==> inputs of run a <==
## EC_TOP
module EC_TOP(
    clk, rst_n, in_valid,
    in_Px, in_Py, in_Qx, in_Qy, in_prime, in_a,
    out_valid, out_Rx, out_Ry
);
make LEC_CHECK=0 CAP_MARGIN=40 CORE_MARGIN=2 CORE_UTILIZATION=43 CTS_CLUSTER_DIAMETER=29 CTS_CLUSTER_SIZE=55 GPL_TIMING_DRIVEN=1 HOLD_SLACK_MARGIN=0.2 SETUP_SLACK_MARGIN=5.0 SLEW_MARGIN=0 TNS_END_PERCENT=5 finish   # period 35.9 ns
run.sh (not shown) runs the stock make flow with config.mk's settings and CLKGATE_MAP_FILE=.
==> inputs of run b, as changes to run a <==
Settings changed: ABC_AREA set to 1, CORE_MARGIN 2 to 3, CORE_UTILIZATION 43 to 58, CTS_CLUSTER_DIAMETER 29 to unset, CTS_CLUSTER_SIZE 55 to 99, GPL_TIMING_DRIVEN 1 to 0.
==> flow/constraint.sdc (replaced) <==
create_clock -name core_clock -period 42.2 [get_ports {clk}]
set_input_delay 8.4400 -clock core_clock [delete_from_list [all_inputs] [get_ports {clk}]]
set_output_delay 8.4400 -clock core_clock [all_outputs]
set_load 0.01 [all_outputs]
==> inputs of run c, as changes to run a <==
Settings changed: CAP_MARGIN 40 to 20, CORE_UTILIZATION 43 to 72, CTS_CLUSTER_DIAMETER 29 to unset, CTS_CLUSTER_SIZE 55 to unset, GPL_TIMING_DRIVEN 1 to unset, HOLD_SLACK_MARGIN 0.2 to unset, PLACE_DENSITY_LB_ADDON set to 0.02, SETUP_SLACK_MARGIN 5.0 to unset, SLEW_MARGIN 0 to 20, TNS_END_PERCENT 5 to 100.
==> flow/constraint.sdc (replaced) <==
create_clock -name core_clock -period 60.6 [get_ports {clk}]
set_input_delay 12.1200 -clock core_clock [delete_from_list [all_inputs] [get_ports {clk}]]
set_output_delay 12.1200 -clock core_clock [all_outputs]
set_load 0.01 [all_outputs]
==> qor summary <==
metric	run c	run a	run b
Inverters	-	296	648
Worst-case clock skew	-	0.00853 ns	0.0148 ns
Share of cell area taken by multi-input logic gates	-	0.664	0.690
ClkCell Share	-	0.00975	0.00924
Sequential fraction of total cell area	-	0.0850	0.0891
Outcome	stopped before the end	failed layout checks	failed layout checks
Stage where the flow stopped	global routing (5_1_grt)	-	-
Reasons for failing layout checks	-	setup timing	setup timing
First-pass iteration count of the detailed router	-	5	7
Yosys simple share	0.185	0.185	0.260
Area share of the leading cell type in the synthesized netlist	0.211	0.211	0.206
Sequential fraction of the synthesis area	0.112	0.112	0.109
Largest cell class by area	-	logic gates	logic gates
Master of the slowest instance on the critical path	-	dfstp_4	dfstp_4
Worst setup slack before clock tree synthesis	-2.90 ns	-23.28 ns	-20.40 ns
First DRT Iteration DRCs	-	1494	2006
Vertical die size	189 microns	243 microns	215 microns
Count of mapped cells out of synthesis	3098	3098	3679
Final hold vios	-	0	0
Endpoint kind of the worst setup timing path	-	register	register
# Cells Yosys	3098	3098	3679
Number of buffers and inverters on the critical path	-	20	73
Instance count along the most critical hold path	-	1	2
Fin crit share	-	1.64	1.35
Floorplan Nets	3662	3662	4243
Well Taps	-	756	577
Count of nets left with antenna violations after detail routing	-	0	0

---

==> maple <==
==> flow/design.v <==
module INV_IP #(parameter IP_WIDTH = 6) (
    IN_1, IN_2,
    OUT_INV
);
input  [IP_WIDTH-1:0] IN_1, IN_2;
output [IP_WIDTH-1:0] OUT_INV;
parameter LOOP_IDX = 8;
genvar i;
reg [IP_WIDTH-1:0] old_r [0:LOOP_IDX-1];
reg [IP_WIDTH-1:0] r [0:LOOP_IDX-1];
reg [IP_WIDTH-1:0] q [0:LOOP_IDX-1];
reg signed [IP_WIDTH-1:0] old_t [0:LOOP_IDX-1];
reg [3:0] index [1:LOOP_IDX-1];
reg signed [IP_WIDTH-1:0] t [0:LOOP_IDX-1];
generate
for(i=0;i<LOOP_IDX;i=i+1) begin: loop_old_r
    always@(*) begin
        if(i==0) begin
            old_r[0] = (IN_1 > IN_2)? IN_1:IN_2;
        end
        else begin
            old_r[i] = r[i-1];        
        end
    end
end
endgenerate
generate
for(i=0;i<LOOP_IDX;i=i+1) begin: loop_r
    always@(*) begin
        if(i==0) begin
            r[0] = (IN_1 > IN_2)? IN_2:IN_1;
        end
        else begin
            if(r[i-1]!=0)
                r[i] = old_r[i-1] - q[i-1] * r[i-1];
            else
                r[i] = 0;
        end
    end
end
endgenerate
generate
for(i=0;i<LOOP_IDX;i=i+1) begin: loop_q
    always@(*) begin
        if(r[i]!=0)
            q[i] = old_r[i] / r[i];
        else
            q[i] = 0;
    end
end
endgenerate
generate
for(i=0;i<LOOP_IDX;i=i+1) begin: loop_old_t
    always@(*) begin
        if(i==0) begin
            old_t[0] = 0;    
        end
        else begin
            if(r[i-1]!=0) begin
                old_t[i] = t[i-1];
            end
            else
                old_t[i] = 0;
        end
    end
end
endgenerate
generate
for(i=1;i<LOOP_IDX;i=i+1) begin: loop_index
    always@(*) begin
            if(r[i-1]!=0) begin
                index[i] = i;
            end
            else
                index[i] = index[i-1];
    end
end
endgenerate
generate
for(i=0;i<LOOP_IDX;i=i+1) begin: loop_t
    always@(*) begin
        if(i==0) begin
            t[0] = 1;    
        end
        else begin
            if(r[i-1]!=0)
                t[i] = old_t[i-1] - q[i-1] * t[i-1];
            else
                t[i] = 0;
        end
    end
end
endgenerate
assign OUT_INV = (old_t[index[LOOP_IDX-1]][IP_WIDTH-1]==1)? old_t[index[LOOP_IDX-1]]+old_r[0]:old_t[index[LOOP_IDX-1]];
endmodule
module EC_TOP(
    clk, rst_n, in_valid,
    in_Px, in_Py, in_Qx, in_Qy, in_prime, in_a,
    out_valid, out_Rx, out_Ry
);
input clk, rst_n, in_valid;
input [6-1:0] in_Px, in_Py, in_Qx, in_Qy, in_prime, in_a;
output reg out_valid;
output reg [6-1:0] out_Rx, out_Ry;
localparam S_IDLE = 0;
localparam S_IN_DATA = 1;
localparam S_P_ADD = 2;
localparam S_P_DOU = 3;
localparam S_XR_YR = 4;
localparam S_OUT = 5;
parameter IP_WIDTH = 6;
reg [2:0] current_state, next_state;
reg [3:0] cnt_s_p;
reg [2:0] cnt_xr_yr;
reg [5:0] px_reg;
reg [5:0] py_reg;
reg [5:0] qx_reg;
reg [5:0] qy_reg;
reg [5:0] a_reg;
reg [5:0] prime_reg;
wire [5:0] p_sub_xp;
wire [5:0] p_sub_yp;
wire [5:0] p_sub_xq;
wire [5:0] p_sub_xr;
wire [6:0] xq_xp1;
wire [6:0] yq_yp1;
wire [7:0] xr_w;
wire [6:0] xp2_3_a;
reg [5:0] xr_reg ;
reg [5:0] s_reg;
reg [11:0] mod_in;
wire [5:0] mod_out;
reg [IP_WIDTH-1:0]  IN_2;
wire [IP_WIDTH-1:0] OUT_INV;
reg [5:0] yp2_ip;
wire [6:0] xp_xr1;
wire [11:0]mul_out;
reg [5:0] mul_in1, mul_in2;
wire [6:0] s_xp_xr1_yp1;
always@(posedge clk or negedge rst_n) begin
    if(!rst_n)
        current_state <= S_IDLE;
    else
        current_state <= next_state;
end
always@(*) begin
    case (current_state)
        S_IDLE:    next_state = in_valid? S_IN_DATA:S_IDLE;
        S_IN_DATA: next_state = (px_reg==qx_reg && py_reg==qy_reg)? S_P_DOU:S_P_ADD;
        S_P_ADD:   next_state = (cnt_s_p==4)? S_XR_YR:S_P_ADD;
        S_P_DOU:   next_state = (cnt_s_p==8)? S_XR_YR:S_P_DOU;
        S_XR_YR:   next_state = (cnt_xr_yr==6)? S_OUT:S_XR_YR;
        S_OUT:     next_state = S_IDLE;
        default: next_state = S_IDLE;
    endcase
end
always @(posedge clk or negedge rst_n) begin
    if (!rst_n) 
        cnt_s_p <= 0;    
    else begin
        if(current_state==S_P_ADD && cnt_s_p<=3)
            cnt_s_p <= cnt_s_p + 1;
        else if(current_state==S_P_DOU && cnt_s_p<=7)
            cnt_s_p <= cnt_s_p + 1;
        else
            cnt_s_p <= 0;
    end  
end
always @(posedge clk or negedge rst_n) begin
    if (!rst_n) 
        cnt_xr_yr <= 0;    
    else begin
        if(current_state==S_XR_YR && cnt_xr_yr<=5)
            cnt_xr_yr <= cnt_xr_yr + 1;
        else
            cnt_xr_yr <= 0;
    end  
end
always@(posedge clk or negedge rst_n) begin
    if(!rst_n) 
        px_reg <= 0;
    else begin
        if(in_valid)
            px_reg <= in_Px;
    end
end
always@(posedge clk or negedge rst_n) begin
    if(!rst_n) 
        py_reg <= 0;
    else begin
        if(in_valid)
            py_reg <= in_Py;
    end
end
always@(posedge clk or negedge rst_n) begin
    if(!rst_n) 
        qx_reg <= 0;
    else begin
        if(in_valid)
            qx_reg <= in_Qx;
    end
end
always@(posedge clk or negedge rst_n) begin
    if(!rst_n) 
        qy_reg <= 0;
    else begin
        if(in_valid)
            qy_reg <= in_Qy;
    end
end
always@(posedge clk or negedge rst_n) begin
    if(!rst_n) 
        a_reg <= 0;
    else begin
        if(in_valid)
            a_reg <= in_a;
    end
end
always@(posedge clk or negedge rst_n) begin
    if(!rst_n) 
        prime_reg <= 2;
    else begin
        if(in_valid)
            prime_reg <= in_prime;
    end
end
assign p_sub_xp = prime_reg - px_reg;
assign p_sub_yp = prime_reg - py_reg;
assign p_sub_xq = prime_reg - qx_reg;
assign p_sub_xr = prime_reg - mod_out;
assign xq_xp1 = qx_reg + p_sub_xp;    
assign yq_yp1 = qy_reg + p_sub_yp;    
assign xr_w = mod_out + p_sub_xp + p_sub_xq;  
assign xp_xr1 = px_reg + p_sub_xr;
assign s_xp_xr1_yp1 = mod_out + p_sub_yp;
assign xp2_3_a = mod_out + a_reg;
always@(posedge clk or negedge rst_n) begin
    if(!rst_n)
        s_reg <= 0;
    else begin
        if(current_state==S_P_ADD && cnt_s_p==4 || current_state==S_P_DOU && cnt_s_p==8)
            s_reg <= mod_out;
    end
end
always @(posedge clk or negedge rst_n) begin
    if (!rst_n) begin
       xr_reg <= 0;
    end
    else begin
        if(cnt_xr_yr==2) 
            xr_reg <= mod_out;
    end
end
always @(posedge clk or negedge rst_n) begin
    if(!rst_n)
        mod_in <= 0;
    else begin
        if(current_state==S_P_ADD) begin
            case(cnt_s_p)
                'd0: mod_in <= xq_xp1;
                'd1: mod_in <= yq_yp1;
                'd3: mod_in <= mul_out;
            endcase
        end
        else if(current_state==S_P_DOU) begin
            case(cnt_s_p)
                'd0: mod_in <= {py_reg, 1'b0};
                'd2: mod_in <= mul_out;
                'd4: mod_in <= mul_out;
                'd5: mod_in <= xp2_3_a;
                'd7: mod_in <= mul_out;
            endcase
        end
        else if(current_state==S_XR_YR) begin
             case(cnt_xr_yr)
                'd0: mod_in <= mul_out;
                'd1: mod_in <= xr_w;
                'd2: mod_in <= xp_xr1;
                'd4: mod_in <= mul_out;
                'd5: mod_in <= s_xp_xr1_yp1;
            endcase
        end
    end
end
assign mod_out = mod_in % prime_reg;
always@(posedge clk or negedge rst_n) begin
    if(!rst_n)
        IN_2 <= 0;
    else begin
        if((current_state==S_P_ADD || current_state==S_P_DOU) && cnt_s_p==1) begin
            IN_2 <= mod_out;
        end
    end
end
INV_IP #(.IP_WIDTH(IP_WIDTH)) I_INV_IP ( .IN_1(prime_reg), .IN_2(IN_2), . OUT_INV(OUT_INV));
always@(posedge clk or negedge rst_n) begin
    if(!rst_n) 
        yp2_ip <= 0;
    else begin
        if(current_state==S_P_DOU && cnt_s_p==2)
            yp2_ip <= OUT_INV;
    end
end
always @(posedge clk or negedge rst_n) begin
    if(!rst_n)
        mul_in1 <= 0;
    else begin
         if(current_state==S_P_ADD) begin
            case(cnt_s_p)
                'd2: mul_in1 <= mod_out;
                'd4: mul_in1 <= mod_out;
            endcase
        end
        else if(current_state==S_P_DOU) begin
            case(cnt_s_p)
                'd1: mul_in1 <= px_reg;
                'd3: mul_in1 <= 3;
                'd6: mul_in1 <= mod_out;
                'd8: mul_in1 <= mod_out;
            endcase
        end
        else if(current_state==S_XR_YR) begin
            case(cnt_xr_yr)
                'd3: mul_in1 <= s_reg;
            endcase
        end
    end
end
always @(posedge clk or negedge rst_n) begin
    if(!rst_n)
        mul_in2 <= 0;
    else begin
         if(current_state==S_P_ADD) begin
            case(cnt_s_p)
                'd2: mul_in2 <= OUT_INV;
                'd4: mul_in2 <= mod_out;
            endcase
        end
        else if(current_state==S_P_DOU) begin
            case(cnt_s_p)
                'd1: mul_in2 <= px_reg;
                'd3: mul_in2 <= mod_out;
                'd6: mul_in2 <= yp2_ip;
                'd8: mul_in2 <= mod_out;
            endcase
        end
        else if(current_state==S_XR_YR) begin
            case(cnt_xr_yr)
                'd3: mul_in2 <= mod_out;
            endcase
        end
    end
end
assign mul_out = mul_in1 * mul_in2;
always @(posedge clk or negedge rst_n) begin
    if(!rst_n)
        out_valid <= 0;
    else begin
        if(cnt_xr_yr==6)
            out_valid <= 1;
        else
            out_valid <= 0;
    end
end
always @(posedge clk or negedge rst_n) begin
    if(!rst_n)
        out_Rx <= 0;
    else begin
        if(cnt_xr_yr==6)
            out_Rx <= xr_reg;
        else
            out_Rx <= 0;
    end
end
always @(posedge clk or negedge rst_n) begin
    if(!rst_n)
        out_Ry <= 0;
    else begin
        if(cnt_xr_yr==6)
            out_Ry <= mod_out;
        else
            out_Ry <= 0;
    end
end
endmodule
==> flow/run.sh <==
#!/bin/bash
# the make line also repeats each setting of config.mk as NAME=value (left out here)
make -C /OpenROAD-flow-scripts/flow DESIGN_CONFIG=/design/flow/config.mk WORK_HOME=/design/flow/orfs CLKGATE_MAP_FILE= finish
==> flow/config.mk <==
export PLATFORM = sky130hd
export DESIGN_NAME = EC_TOP
export DESIGN_NICKNAME = EC_TOP
export VERILOG_FILES = /design/flow/design.v
export SDC_FILE = /design/flow/constraint.sdc
export NUM_CORES = 4
export LEC_CHECK = 0
export CAP_MARGIN = 20
export CORE_ASPECT_RATIO = 0.5
export CORE_MARGIN = 2
export CORE_UTILIZATION = 72
export CTS_CLUSTER_DIAMETER = 333
export CTS_CLUSTER_SIZE = 61
export SETUP_SLACK_MARGIN = 4.08
export SLEW_MARGIN = 20
==> flow/constraint.sdc <==
create_clock -name core_clock -period 30.3 [get_ports {clk}]
set_input_delay 6.0600 -clock core_clock [delete_from_list [all_inputs] [get_ports {clk}]]
set_output_delay 6.0600 -clock core_clock [all_outputs]
set_load 0.01 [all_outputs]
==> indigo: changes against maple <==
CORE_ASPECT_RATIO = unset   (was 0.5)
CORE_UTILIZATION = 71   (was 72)
CTS_CLUSTER_DIAMETER = 141   (was 333)
CTS_CLUSTER_SIZE = 33   (was 61)
PLACE_DENSITY_LB_ADDON = 0.25   (was unset)
SETUP_SLACK_MARGIN = unset   (was 4.08)
TNS_END_PERCENT = 5   (was unset)
==> flow/constraint.sdc (replaced) <==
create_clock -name core_clock -period 59.2 [get_ports {clk}]
set_input_delay 11.8400 -clock core_clock [delete_from_list [all_inputs] [get_ports {clk}]]
set_output_delay 11.8400 -clock core_clock [all_outputs]
set_load 0.01 [all_outputs]
==> willow: changes against maple <==
ABC_AREA = 1   (was unset)
CAP_MARGIN = 15   (was 20)
CORE_ASPECT_RATIO = unset   (was 0.5)
CTS_CLUSTER_DIAMETER = 202   (was 333)
CTS_CLUSTER_SIZE = 70   (was 61)
GPL_ROUTABILITY_DRIVEN = 0   (was unset)
PLACE_DENSITY_LB_ADDON = 0.01   (was unset)
SETUP_SLACK_MARGIN = 3.76   (was 4.08)
==> flow/constraint.sdc (replaced) <==
create_clock -name core_clock -period 14.2 [get_ports {clk}]
set_input_delay 2.8400 -clock core_clock [delete_from_list [all_inputs] [get_ports {clk}]]
set_output_delay 2.8400 -clock core_clock [all_outputs]
set_load 0.01 [all_outputs]
==> fjord: changes against maple <==
ABC_AREA = 1   (was unset)
CELL_PAD_IN_SITES_DETAIL_PLACEMENT = 2   (was unset)
CORE_ASPECT_RATIO = unset   (was 0.5)
CORE_MARGIN = 8   (was 2)
CORE_UTILIZATION = 40   (was 72)
CTS_CLUSTER_DIAMETER = unset   (was 333)
CTS_CLUSTER_SIZE = unset   (was 61)
GPL_ROUTABILITY_DRIVEN = 0   (was unset)
MIN_ROUTING_LAYER = met2   (was unset)
SETUP_SLACK_MARGIN = unset   (was 4.08)
==> flow/constraint.sdc (replaced) <==
create_clock -name core_clock -period 77.0 [get_ports {clk}]
set_input_delay 15.4000 -clock core_clock [delete_from_list [all_inputs] [get_ports {clk}]]
set_output_delay 15.4000 -clock core_clock [all_outputs]
set_load 0.01 [all_outputs]
==> Changelog: implementation <==
## Flow update

- Status: finished with violations
- Final slew viol count: 9
- Max_cap viols: 2
- Layout violations: max-capacitance violations, max-slew violations, negative setup slack
- Final setup viols: 12
- Final setup margin: -3155 ps
-- figures above: indigo

==> Changelog: implementation <==
### Changed

- Post-DP Area: 30490 µm²
- CTS sink cnt: between 100 and 150
- Simple Share, Synth: a little under a fifth
- Tool error: [ERROR GRT-0116] Global routing finished with congestion. Check the congestion regions in the DRC Viewer.
- Dpl ws: -30250 ps
- Status: aborted with a tool error
- Yosys top cell by instances: ha_1
- Core area: 33400 µm²
- Stop stage: 5_1_grt
-- figures above: maple

==> Changelog: implementation <==
### Changed

- Async SR Flop Fraction: 100.0%
- FA/HA/MAJ Cells, Area Fraction: just under 30%
- Tool error: [ERROR DPL-0033] detailed placement checks failed during check placement.
- Stop stage: 4_1_cts
- Synth unique cells: approximately 75
- Status: aborted with a tool error
-- figures above: willow

==> Changelog: implementation <==
### Changed

- Starting Density: 40.31%
- Root buf cell: clkbuf_16
- Main logic family after synthesis: adder cells
- Async SR Flop Fraction: 100.0%
- Tool error: [ERROR GRT-0116] Global routing finished with congestion. Check the congestion regions in the DRC Viewer.
- Die W: ~270 µm
- Status: aborted with a tool error
- Cell type with the largest total area: ha_1
- Stop stage: 5_1_grt
-- figures above: fjord

